Setup of exp/willow:
## flashNavigator
module flashNavigator
#(
  parameter STARTUP_WAIT = 32'd1000
)
(
    input wire clk,
    input wire rst,
    output reg flashClk,
    input wire flashMiso,
    output reg flashMosi,
    output reg flashCs,
    input wire [5:0] charAddress,
    output reg [7:0] charOutput,
    input wire btn1,
    input wire btn2
);
reg [23:0] readAddress;
localparam [7:0] command = 8'h03;
reg [7:0] currentByteOut;
reg [7:0] currentByteNum;
reg [255:0] dataIn;
reg [255:0] dataInBuffer;
localparam STATE_INIT_POWER = 8'd0;
localparam STATE_LOAD_CMD_TO_SEND = 8'd1;
localparam STATE_SEND = 8'd2;
localparam STATE_LOAD_ADDRESS_TO_SEND = 8'd3;
localparam STATE_READ_DATA = 8'd4;
localparam STATE_DONE = 8'd5;
reg [23:0] dataToSend;
reg [8:0] bitsToSend;
reg [32:0] counter;
reg [2:0] state;
reg [2:0] returnState;
reg dataReady;
always @(posedge clk) begin
if (rst) begin
  flashClk <= 0;
  flashMosi <= 0;
  flashCs <= 1;
  readAddress <= 0;
  currentByteOut <= 0;
  currentByteNum <= 0;
  dataIn <= 0;
  dataInBuffer <= 0;
  dataToSend <= 0;
  bitsToSend <= 0;
  counter <= 0;
  state <= 0;
  returnState <= 0;
  dataReady <= 0;
end
else
case (state)
  STATE_INIT_POWER: begin
    if (counter > STARTUP_WAIT && btn1 == 1 && btn2 == 1) begin
      state <= STATE_LOAD_CMD_TO_SEND;
  ...
export LEC_CHECK = 0
export CAP_MARGIN = 20
export CORE_MARGIN = 2
export CORE_UTILIZATION = 47
export PLACE_DENSITY = 0.6
export SLEW_MARGIN = 20
create_clock -name core_clock -period 4.87 [get_ports {clk}]
run.sh (not shown) runs the stock make flow with config.mk's settings and CLKGATE_MAP_FILE=.
Having completed the whole flow, exp/willow delivered a layout that passed the timing, design-rule and antenna checks.
## Diff of input files: exp/sierra against exp/willow
# exp/willow
export LEC_CHECK = 0
export CAP_MARGIN = 20
export CORE_MARGIN = 2
export CORE_UTILIZATION = 47
export PLACE_DENSITY = 0.6
export SLEW_MARGIN = 20
create_clock -name core_clock -period 4.87 [get_ports {clk}]
# exp/sierra
export LEC_CHECK = 0
export ABC_AREA = 1
export CAP_MARGIN = 0
export CORE_ASPECT_RATIO = 0.69
export CORE_MARGIN = 2
export CORE_UTILIZATION = 72
export CTS_CLUSTER_DIAMETER = 345
export CTS_CLUSTER_SIZE = 10
export HOLD_SLACK_MARGIN = 0.3
export PLACE_DENSITY = 0.39
export SETUP_SLACK_MARGIN = 0.8
export SLEW_MARGIN = 0
export TNS_END_PERCENT = 5
create_clock -name core_clock -period 2.7 [get_ports {clk}]
Findings:
Going from exp/willow to exp/sierra, longest individual stage delay on the worst path shrank by 0.41 ns, worst setup slack shrank by 0.76 ns, maximum frequency grew by 150 MHz, number of different library cells in the post-synthesis netlist shrank by 13, mux share of post-synthesis cell area shrank by 12 points.
Input-level comparison between exp/juniper and exp/sierra:
# exp/sierra
export LEC_CHECK = 0
export ABC_AREA = 1
export CAP_MARGIN = 0
export CORE_ASPECT_RATIO = 0.69
export CORE_MARGIN = 2
export CORE_UTILIZATION = 72
export CTS_CLUSTER_DIAMETER = 345
export CTS_CLUSTER_SIZE = 10
export HOLD_SLACK_MARGIN = 0.3
export PLACE_DENSITY = 0.39
export SETUP_SLACK_MARGIN = 0.8
export SLEW_MARGIN = 0
export TNS_END_PERCENT = 5
create_clock -name core_clock -period 2.7 [get_ports {clk}]
# exp/juniper
export LEC_CHECK = 0
export ABC_AREA = 1
export CAP_MARGIN = 35
export CELL_PAD_IN_SITES_GLOBAL_PLACEMENT = 3
export CORE_ASPECT_RATIO = 1.1
export CORE_MARGIN = 8
export CORE_UTILIZATION = 53
export CTS_CLUSTER_SIZE = 56
export GPL_ROUTABILITY_DRIVEN = 1
export GPL_TIMING_DRIVEN = 1
export HOLD_SLACK_MARGIN = -0.02
export MAX_ROUTING_LAYER = met5
export PLACE_DENSITY_LB_ADDON = 0.12
export SETUP_SLACK_MARGIN = 0.5
export SLEW_MARGIN = 10
export TNS_END_PERCENT = 100
create_clock -name core_clock -period 8.65 [get_ports {clk}]
--- outcome ---
In the summary table, exp/juniper is marked failed, with error FLW-0024 raised in 3_1_place_gp_skip_io. Number of rows created at floorplan was lower in exp/sierra than in exp/juniper. Compared exp/juniper vs exp/sierra, and starting density of the core is down in exp/juniper. In the floorplan summary, exp/juniper is listed with a die area greater than that of exp/sierra. Higher horizontal die dimension was reported by exp/sierra, not exp/juniper. exp/juniper -> exp/sierra: yosys synthesis chip area delta 0, exact match.
Input-level comparison between exp/delta and exp/juniper:
# exp/juniper
export LEC_CHECK = 0
export ABC_AREA = 1
export CAP_MARGIN = 35
export CELL_PAD_IN_SITES_GLOBAL_PLACEMENT = 3
export CORE_ASPECT_RATIO = 1.1
export CORE_MARGIN = 8
export CORE_UTILIZATION = 53
export CTS_CLUSTER_SIZE = 56
export GPL_ROUTABILITY_DRIVEN = 1
export GPL_TIMING_DRIVEN = 1
export HOLD_SLACK_MARGIN = -0.02
export MAX_ROUTING_LAYER = met5
export PLACE_DENSITY_LB_ADDON = 0.12
export SETUP_SLACK_MARGIN = 0.5
export SLEW_MARGIN = 10
export TNS_END_PERCENT = 100
create_clock -name core_clock -period 8.65 [get_ports {clk}]
# exp/delta
export LEC_CHECK = 0
export CAP_MARGIN = 20
export CORE_MARGIN = 2
export CORE_UTILIZATION = 40
export PLACE_DENSITY = 0.6
export SLEW_MARGIN = 20
create_clock -name core_clock -period 10.0 [get_ports {clk}]
## What came out
- exp/delta: PASS, flow complete, no timing, DRC or antenna violations
- exp/delta vs. exp/juniper: area after synthesis decreased 12%, cell row count shows an increase of about 3.3%, sequential area share after synthesis rose 5.6 points.

* * *

alpha:
The RTL this note starts from:
==> flow/design.v <==
`default_nettype none
module toHex(
    input wire clk,
    input wire rst,
    input wire [3:0] value,
    output reg [7:0] hexChar
);
    always @(posedge clk) begin
        if (rst)
            hexChar <= "0";
        else
            hexChar <= (value <= 4'd9) ? 8'd48 + value : 8'd55 + value;
    end
endmodule
module flashNavigator
#(
  parameter STARTUP_WAIT = 32'd1000
)
(
    input wire clk,
    input wire rst,
    output reg flashClk,
    input wire flashMiso,
    output reg flashMosi,
    output reg flashCs,
    input wire [5:0] charAddress,
    output reg [7:0] charOutput,
    input wire btn1,
    input wire btn2
);
reg [23:0] readAddress;
localparam [7:0] command = 8'h03;
reg [7:0] currentByteOut;
reg [7:0] currentByteNum;
reg [255:0] dataIn;
reg [255:0] dataInBuffer;
localparam STATE_INIT_POWER = 8'd0;
localparam STATE_LOAD_CMD_TO_SEND = 8'd1;
localparam STATE_SEND = 8'd2;
localparam STATE_LOAD_ADDRESS_TO_SEND = 8'd3;
localparam STATE_READ_DATA = 8'd4;
localparam STATE_DONE = 8'd5;
reg [23:0] dataToSend;
reg [8:0] bitsToSend;
reg [32:0] counter;
reg [2:0] state;
reg [2:0] returnState;
reg dataReady;
always @(posedge clk) begin
if (rst) begin
  flashClk <= 0;
  flashMosi <= 0;
  flashCs <= 1;
  readAddress <= 0;
  currentByteOut <= 0;
  currentByteNum <= 0;
  dataIn <= 0;
  dataInBuffer <= 0;
  dataToSend <= 0;
  bitsToSend <= 0;
  counter <= 0;
  state <= 0;
  returnState <= 0;
  dataReady <= 0;
end
else
case (state)
  STATE_INIT_POWER: begin
    if (counter > STARTUP_WAIT && btn1 == 1 && btn2 == 1) begin
      state <= STATE_LOAD_CMD_TO_SEND;
      counter <= 32'b0;
      dataReady <= 0;
      currentByteNum <= 0;
      currentByteOut <= 0;
    end
    else
      counter <= counter + 1;
  end
  STATE_LOAD_CMD_TO_SEND: begin
      flashCs <= 0;
      dataToSend[23-:8] <= command;
      bitsToSend <= 8;
      state <= STATE_SEND;
      returnState <= STATE_LOAD_ADDRESS_TO_SEND;
  end
  STATE_SEND: begin
    if (counter == 32'd0) begin
      flashClk <= 0;
      flashMosi <= dataToSend[23];
      dataToSend <= {dataToSend[22:0],1'b0};
      bitsToSend <= bitsToSend - 1;
      counter <= 1;
    end
    else begin
      counter <= 32'd0;
      flashClk <= 1;
      if (bitsToSend == 0)
        state <= returnState;
    end
  end
  STATE_LOAD_ADDRESS_TO_SEND: begin
    dataToSend <= readAddress;
    bitsToSend <= 24;
    state <= STATE_SEND;
    returnState <= STATE_READ_DATA;
    currentByteNum <= 0;
  end
  STATE_READ_DATA: begin
    if (counter[0] == 1'd0) begin
      flashClk <= 0;
      counter <= counter + 1;
      if (counter[3:0] == 0 && counter > 0) begin
        dataIn[(currentByteNum << 3)+:8] <= currentByteOut;
        currentByteNum <= currentByteNum + 1;
        if (currentByteNum == 31)
          state <= STATE_DONE;
      end
    end
    else begin
      flashClk <= 1;
      currentByteOut <= {currentByteOut[6:0], flashMiso};
      counter <= counter + 1;
    end
  end
  STATE_DONE: begin
    dataReady <= 1;
    flashCs <= 1;
    dataInBuffer <= dataIn;
    counter <= STARTUP_WAIT;
    if (btn1 == 0) begin 
      readAddress <= readAddress + 24;
      state <= STATE_INIT_POWER;
    end
    else if (btn2 == 0) begin 
      readAddress <= readAddress - 24;
      state <= STATE_INIT_POWER;
    end
  end
  default: ;
endcase
end
wire [7:0] byteDisplayNumber;
wire lowerBit;
wire [7:0] hexCharOutput;
wire [3:0] currentHexVal;
reg [7:0] chosenByte;
wire [7:0] hexChar;
reg [3:0] addrNibble;
always @(*) begin
  case (4'd13 - charAddress[3:0])
    4'd0: addrNibble = readAddress[3:0];
    4'd1: addrNibble = readAddress[7:4];
    4'd2: addrNibble = readAddress[11:8];
    4'd3: addrNibble = readAddress[15:12];
    4'd4: addrNibble = readAddress[19:16];
    4'd5: addrNibble = readAddress[23:20];
    default: addrNibble = 4'd0;
  endcase
end
toHex hexConv(
clk,
rst,
addrNibble,
hexChar
);
always @(posedge clk) begin
if (rst) begin
  chosenByte <= 0;
  charOutput <= 0;
end
else begin
chosenByte <= dataInBuffer[(byteDisplayNumber << 3)+:8];
if (charAddress[5:4] == 2'b11) begin
  case (charAddress[3:0])
    0: charOutput <= "A";
    1: charOutput <= "d";
    2: charOutput <= "d";
    3: charOutput <= "r";
    4: charOutput <= ":";
    6: charOutput <= "0";
    7: charOutput <= "x";
    8,9,10,11,12,13: charOutput <= hexChar;
    15: charOutput <= dataReady ? " " : "L";
    default: charOutput <= " ";
  endcase
end
else
  charOutput <= hexCharOutput;
end
end
assign byteDisplayNumber = {3'b000, charAddress[5:1]};
assign lowerBit = charAddress[0];
assign currentHexVal = lowerBit ? chosenByte[3:0] : chosenByte[7:4];
toHex hexConvert(
clk,
rst,
currentHexVal,
hexCharOutput
);
endmodule
Settings: LEC_CHECK=0, CAP_MARGIN=20, CORE_MARGIN=2, CORE_UTILIZATION=70, CTS_CLUSTER_SIZE=36, PLACE_DENSITY=0.6, SLEW_MARGIN=20; clock period 3.4 ns.
> inputs changed (alpha -> beta)
# alpha
export LEC_CHECK = 0
export CAP_MARGIN = 20
export CORE_MARGIN = 2
export CORE_UTILIZATION = 70
export CTS_CLUSTER_SIZE = 36
export PLACE_DENSITY = 0.6
export SLEW_MARGIN = 20
create_clock -name core_clock -period 3.4 [get_ports {clk}]
# beta
export LEC_CHECK = 0
export CAP_MARGIN = 20
export CORE_MARGIN = 2
export CORE_UTILIZATION = 40
export PLACE_DENSITY = 0.6
export SLEW_MARGIN = 20
create_clock -name core_clock -period 3.63 [get_ports {clk}]
## What came out
- Taking alpha as the reference, in beta tightest hold margin dropped 0.0054 ns, fraction of the mapped netlist area in compound gates barely changed.
- Comparing beta and alpha, the higher horizontal extent of the die was measured on beta.
- beta against alpha: shortest clock period the worst path allows after layout -0.025 ns, register area ~0 delta, routed wire length -1200 µm, part of the total power dissipated in sequential elements -2.7 points.
- Cmp beta vs alpha: global-route track usage on met2 lower in beta
- The more densely filled core belongs to alpha, not beta.
- Lower portion of the clock cycle consumed by the worst path in the final layout among beta and alpha: beta
For gamma, these inputs were changed with respect to beta:
# beta
export LEC_CHECK = 0
export CAP_MARGIN = 20
export CORE_MARGIN = 2
export CORE_UTILIZATION = 40
export PLACE_DENSITY = 0.6
export SLEW_MARGIN = 20
create_clock -name core_clock -period 3.63 [get_ports {clk}]
# gamma
export LEC_CHECK = 0
export CAP_MARGIN = 15
export CELL_PAD_IN_SITES_GLOBAL_PLACEMENT = 2
export CORE_MARGIN = 4
export CORE_UTILIZATION = 40
export PLACE_DENSITY_LB_ADDON = 0.05
export SLEW_MARGIN = 20
create_clock -name core_clock -period 10.0 [get_ports {clk}]
Results
For the number of cells traversed by the worst register-to-register path, gamma came in 1 lower than beta did. Relative to beta, the post-detailed-routing wire length of gamma is higher by 6800 µm. Net switching share of the total power in gamma vs beta: down 0.37 points. beta → gamma: overall track demand over capacity in global routing moved up, internal portion of total power moved down. Going from beta to gamma, number of placed instances, taps included shrank by a few percent. gamma | stages: all done | timing, DRC, antenna: all pass. Required time of the critical path for gamma: 6.34 ns up relative to beta. On gamma: final core utilization is 0.95 points lower than what beta gave. Relative to beta, the HPWL after detailed placement measured on gamma has increased by a few percent. Of gamma and beta, beta shows the higher clock power, with gamma below it. Compared with beta, gamma shows non-clock buffer count that has gone down by more than half.
Input-level comparison between delta and gamma:
# gamma
export LEC_CHECK = 0
export CAP_MARGIN = 15
export CELL_PAD_IN_SITES_GLOBAL_PLACEMENT = 2
export CORE_MARGIN = 4
export CORE_UTILIZATION = 40
export PLACE_DENSITY_LB_ADDON = 0.05
export SLEW_MARGIN = 20
create_clock -name core_clock -period 10.0 [get_ports {clk}]
# delta
export LEC_CHECK = 0
export ABC_AREA = 1
export CAP_MARGIN = 35
export CORE_ASPECT_RATIO = 1.1
export CORE_MARGIN = 8
export CORE_UTILIZATION = 53
export CTS_CLUSTER_SIZE = 56
export GPL_ROUTABILITY_DRIVEN = 0
export GPL_TIMING_DRIVEN = 1
export HOLD_SLACK_MARGIN = -0.02
export MAX_ROUTING_LAYER = met5
export PLACE_DENSITY_LB_ADDON = 0.12
export SETUP_SLACK_MARGIN = 0.5
export SLEW_MARGIN = 10
export TNS_END_PERCENT = 100
create_clock -name core_clock -period 8.65 [get_ports {clk}]
Notes after the runs:
sequential cells as the power group with the highest consumption was reported by delta, and the clock network by gamma.
Delta (delta minus gamma): setup slack now sits lower, worst-margin pin slew shrank by 0.13 ns, average instance area after synthesis went down by about 20%.
delta reports its origin of the worst setup path as currentByteNum[0] while gamma reports btn1.
Inputs modified between delta and epsilon:
# delta
export LEC_CHECK = 0
export ABC_AREA = 1
export CAP_MARGIN = 35
export CORE_ASPECT_RATIO = 1.1
export CORE_MARGIN = 8
export CORE_UTILIZATION = 53
export CTS_CLUSTER_SIZE = 56
export GPL_ROUTABILITY_DRIVEN = 0
export GPL_TIMING_DRIVEN = 1
export HOLD_SLACK_MARGIN = -0.02
export MAX_ROUTING_LAYER = met5
export PLACE_DENSITY_LB_ADDON = 0.12
export SETUP_SLACK_MARGIN = 0.5
export SLEW_MARGIN = 10
export TNS_END_PERCENT = 100
create_clock -name core_clock -period 8.65 [get_ports {clk}]
# epsilon
export LEC_CHECK = 0
export CAP_MARGIN = 20
export CORE_MARGIN = 2
export CORE_UTILIZATION = 71
export CTS_CLUSTER_SIZE = 56
export GPL_TIMING_DRIVEN = 1
export MAX_ROUTING_LAYER = met5
export PLACE_DENSITY_LB_ADDON = 0.13
export SETUP_SLACK_MARGIN = 0.8
export SLEW_MARGIN = 0
export TNS_END_PERCENT = 100
create_clock -name core_clock -period 2.7 [get_ports {clk}]
Notes after the runs:
Complete run, failing final checks: epsilon, reason capacitance limit, slew limit, setup timing. Between epsilon and delta, the maximum frequency is lower for delta. Min global-route usage across epsilon and delta: delta. epsilon against delta: total power consumption of the routed design rose by 150%; overall die area lost about 40%. For the worst setup slack after placement, epsilon came in 4.39 ns lower than delta did. Compared delta against epsilon; clock-pin slew on the worst setup and hold paths within noise. Relative to delta, clock latency of the later-clocked register in the worst-skew pair increased by 0.08 ns in epsilon. Final worst-path setup slack ended up 5.34 ns lower on epsilon than on delta. Compared with delta, epsilon shows a area of the core that is 0.020 mm² lower. epsilon gives less total routed wire length on the met1 layer than delta did. Of the two values seen for topmost layer with routed signal wires, met4 was produced by delta and met5 by epsilon.
Power and IR drop assume default switching activity.
